## top
module top (
    input clk,                   
    input mode,                  
    input song,                  
    input plus,                  
    input minus,                 
    input rst,                   
    input set,                   
    input refer,                 
    input player1,               
    input player2,               
    output reg [8:0] rope,       
    output reg [1:0] sel,        
    output reg [1:0] ledr,       
    output reg [1:0] ledg,       
    output reg [1:0] ledb,       
    output reg [3:0] ledop,      
    output reg [7:0] segdata1,   
    output reg [7:0] segdata0,   
    output reg [7:0] seg,        
    output reg [7:0] sel8,       
    output reg ledplayer1,       
    output reg ledplayer2,       
    output reg buzzer,           
    output reg round_indicator_1, 
    output reg round_indicator_2 
);
For scale: roughly 820 flip-flops, roughly 68 I/O pins, about 47000 sq um of cells after synthesis.
Settings: LEC_CHECK=0, CAP_MARGIN=35, CELL_PAD_IN_SITES_DETAIL_PLACEMENT=1, CORE_ASPECT_RATIO=0.52, CORE_MARGIN=4, CORE_UTILIZATION=16, CTS_CLUSTER_SIZE=24, GPL_ROUTABILITY_DRIVEN=1, GPL_TIMING_DRIVEN=0, MAX_ROUTING_LAYER=met4, SLEW_MARGIN=0, TNS_END_PERCENT=20; clock period 6.83 ns.
run.sh (not shown) runs the stock make flow with config.mk's settings and CLKGATE_MAP_FILE=.
Next try:
CAP_MARGIN = 20   (was 35)
CELL_PAD_IN_SITES_DETAIL_PLACEMENT = not set   (was 1)
CORE_ASPECT_RATIO = not set   (was 0.52)
CORE_MARGIN = 2   (was 4)
CORE_UTILIZATION = 58   (was 16)
CTS_CLUSTER_SIZE = not set   (was 24)
GPL_ROUTABILITY_DRIVEN = not set   (was 1)
GPL_TIMING_DRIVEN = not set   (was 0)
MAX_ROUTING_LAYER = not set   (was met4)
SLEW_MARGIN = 20   (was 0)
TNS_END_PERCENT = not set   (was 20)
clock period = 5.43 ns   (was 6.83 ns; I/O delays follow)
Utilization climbs by 47 points.
Routed wire length came out lower by 28%.
Synthesized cell count is unchanged.
Non-clock buffer count went down by 91.
Register-to-register slack is worse by 80 ps.
Global-route usage came out higher by 15 points.
Cell count shrinks by 32%.
Clock power rose by 32%.
Next try:
CORE_UTILIZATION = 72   (was 58)
CTS_CLUSTER_SIZE = 35   (was not set)
PLACE_DENSITY = 0.7   (was not set)
SETUP_SLACK_MARGIN = 1.7   (was not set)
clock period = 6.49 ns   (was 5.43 ns; I/O delays follow)
Design area shrinks by 0.71%; worst hold slack degrades by 11 ps; sequential power fell by 16%; final cell count goes down by 3.5%; clock power came out lower by 17%; area after synthesis stays the same; worst setup slack gets better by 950 ps; power shrinks by 16%.
Next try:
HOLD_SLACK_MARGIN = 0.3   (was not set)
clock period = 5.89 ns   (was 6.49 ns; I/O delays follow)
The changed run finished clean.
Cell area rose by about 0.7%.
Worst setup slack gets worse by 460 ps.
Non-clock buffer count increases by 22.
Via count came out higher by 0.67%.
Power rises by about 10%.
Worst hold slack gets better by 16 ps.

========
== run A ==
top again, from the RTL that the note above started with.
Settings: LEC_CHECK=0, ABC_AREA=1, CAP_MARGIN=5, CORE_MARGIN=2, CORE_UTILIZATION=72, CTS_CLUSTER_DIAMETER=357, CTS_CLUSTER_SIZE=14, HOLD_SLACK_MARGIN=-0.04, PLACE_DENSITY_LB_ADDON=0.14, SETUP_SLACK_MARGIN=1.25, SLEW_MARGIN=20; clock period 4.33 ns.
No crash in run A: every stage finished, but the layout fails its final checks due to negative setup slack.
Inputs modified between run A and run B:
==> flow/config.mk <==
export PLATFORM = sky130hd
export DESIGN_NAME = top
export DESIGN_NICKNAME = top
export VERILOG_FILES = /design/flow/design.v
export SDC_FILE = /design/flow/constraint.sdc
export NUM_CORES = 4
export LEC_CHECK = 0
export CAP_MARGIN = 20
export CORE_MARGIN = 2
export CORE_UTILIZATION = 58
export PLACE_DENSITY = 0.6
export SLEW_MARGIN = 20
==> flow/constraint.sdc <==
create_clock -name core_clock -period 5.35 [get_ports {clk}]
set_input_delay 1.0700 -clock core_clock [delete_from_list [all_inputs] [get_ports {clk}]]
set_output_delay 1.0700 -clock core_clock [all_outputs]
set_load 0.01 [all_outputs]
### Flow results
- No stage failed in run B, and the final checks on the layout all came back clean.
- Run A completed end to end; final checks failed (negative setup slack).
- On maximum fanout along the worst path: run B sits above run A.
- Of run A and run B, run B shows the higher total power draw, with run A below it.
- Compared to run A, run B leaves more free space in the core.
- Run B: final cell count lower than run A
- Reported for run A and run B, number of H-tree branching levels turned out identical to the last digit.
- In run B, clock period minus worst slack is higher than in run A.
### run B -> run C
-- flow/config.mk --
<<< run B, line 8
export CAP_MARGIN = 20
export CORE_MARGIN = 2
export CORE_UTILIZATION = 58
export PLACE_DENSITY = 0.6
export SLEW_MARGIN = 20
>>> run C, line 8
export CAP_MARGIN = 20
export CORE_MARGIN = 2
export CORE_UTILIZATION = 70
export CTS_CLUSTER_DIAMETER = 357
export HOLD_SLACK_MARGIN = -0.04
export PLACE_DENSITY = 0.6
export SLEW_MARGIN = 20
==> flow/constraint.sdc <==
create_clock -name core_clock -period 4.33 [get_ports {clk}]
set_input_delay 0.8660 -clock core_clock [delete_from_list [all_inputs] [get_ports {clk}]]
set_output_delay 0.8660 -clock core_clock [all_outputs]
set_load 0.01 [all_outputs]
Notes after the runs:
Of run B and run C, only run B finishes the flow clean.
Every stage of run C finished as expected; the final checks, on the other hand, flagged negative setup slack, which means the layout fails.
Re slack of the critical path: run C and run B aren't equal, and the lower value belongs to run C.
Combinational fraction of the cell area (lower): run C
On run C: first-pass GRT wire length is about 6.6% higher than what run B gave.
Compared with run B, in run C power attributed to sequential cells went up 23%, non-clock buffer count +90.
Maximum clock frequency came out lower on run C than on run B.
Compared with run B, run C shows a sequential share of layout area that is 0.48 points lower.
Looking at final clock period utilization by the worst path, run C sits above run B.
Final cell count without fillers shrinks slightly when moving from run B to run C.
Transition time at the pin with the least slew margin was lower in run B than in run C.
### run C -> run D
==> flow/config.mk <==
export PLATFORM = sky130hd
export DESIGN_NAME = top
export DESIGN_NICKNAME = top
export VERILOG_FILES = /design/flow/design.v
export SDC_FILE = /design/flow/constraint.sdc
export NUM_CORES = 4
export LEC_CHECK = 0
export CAP_MARGIN = 5
export CORE_MARGIN = 2
export CORE_UTILIZATION = 72
export CTS_CLUSTER_DIAMETER = 357
export HOLD_SLACK_MARGIN = -0.04
export PLACE_DENSITY = 0.6
export SETUP_SLACK_MARGIN = 0.22
export SLEW_MARGIN = 20
Findings:
- Run C vs run D, uppermost metal layer occupied by signal nets: met5 vs met4
- Diff run D..run C | logic gate share of total power | negligible
- The final report for run C shows a completed flow and a layout that fails verification, specifically negative setup slack.
- Run D finished all stages; however, its layout fails the closing checks, the failures being negative setup slack.
- Run D ends up with lower total power than run C does.
- From run D to run C, synthesized chip area reported by yosys did not move at all.
> inputs changed (run D -> run E)
==> flow/config.mk <==
export PLATFORM = sky130hd
export DESIGN_NAME = top
export DESIGN_NICKNAME = top
export VERILOG_FILES = /design/flow/design.v
export SDC_FILE = /design/flow/constraint.sdc
export NUM_CORES = 4
export LEC_CHECK = 0
export CAP_MARGIN = 20
export CORE_MARGIN = 2
export CORE_UTILIZATION = 37
export PLACE_DENSITY = 0.6
export SLEW_MARGIN = 20
==> flow/constraint.sdc <==
create_clock -name core_clock -period 11.3 [get_ports {clk}]
set_input_delay 2.2600 -clock core_clock [delete_from_list [all_inputs] [get_ports {clk}]]
set_output_delay 2.2600 -clock core_clock [all_outputs]
set_load 0.01 [all_outputs]
## What came out
Run E ran to completion and came out clean on the timing, DRC and antenna checks.
Run E against run D: highest clock frequency the design can meet went down by 54 MHz; utilization went down by 41 points; sequential share of layout area went up by 0.75 points; post-layout minimum cycle time went up by 2.17 ns; total buffers and inverters traversed by the critical path was more or less identical.
The total power of run E is lower than that of run D.
Lower final area was reported by run E, not run D.
Power figures rest on the tool's default switching activity, not on a simulated workload.
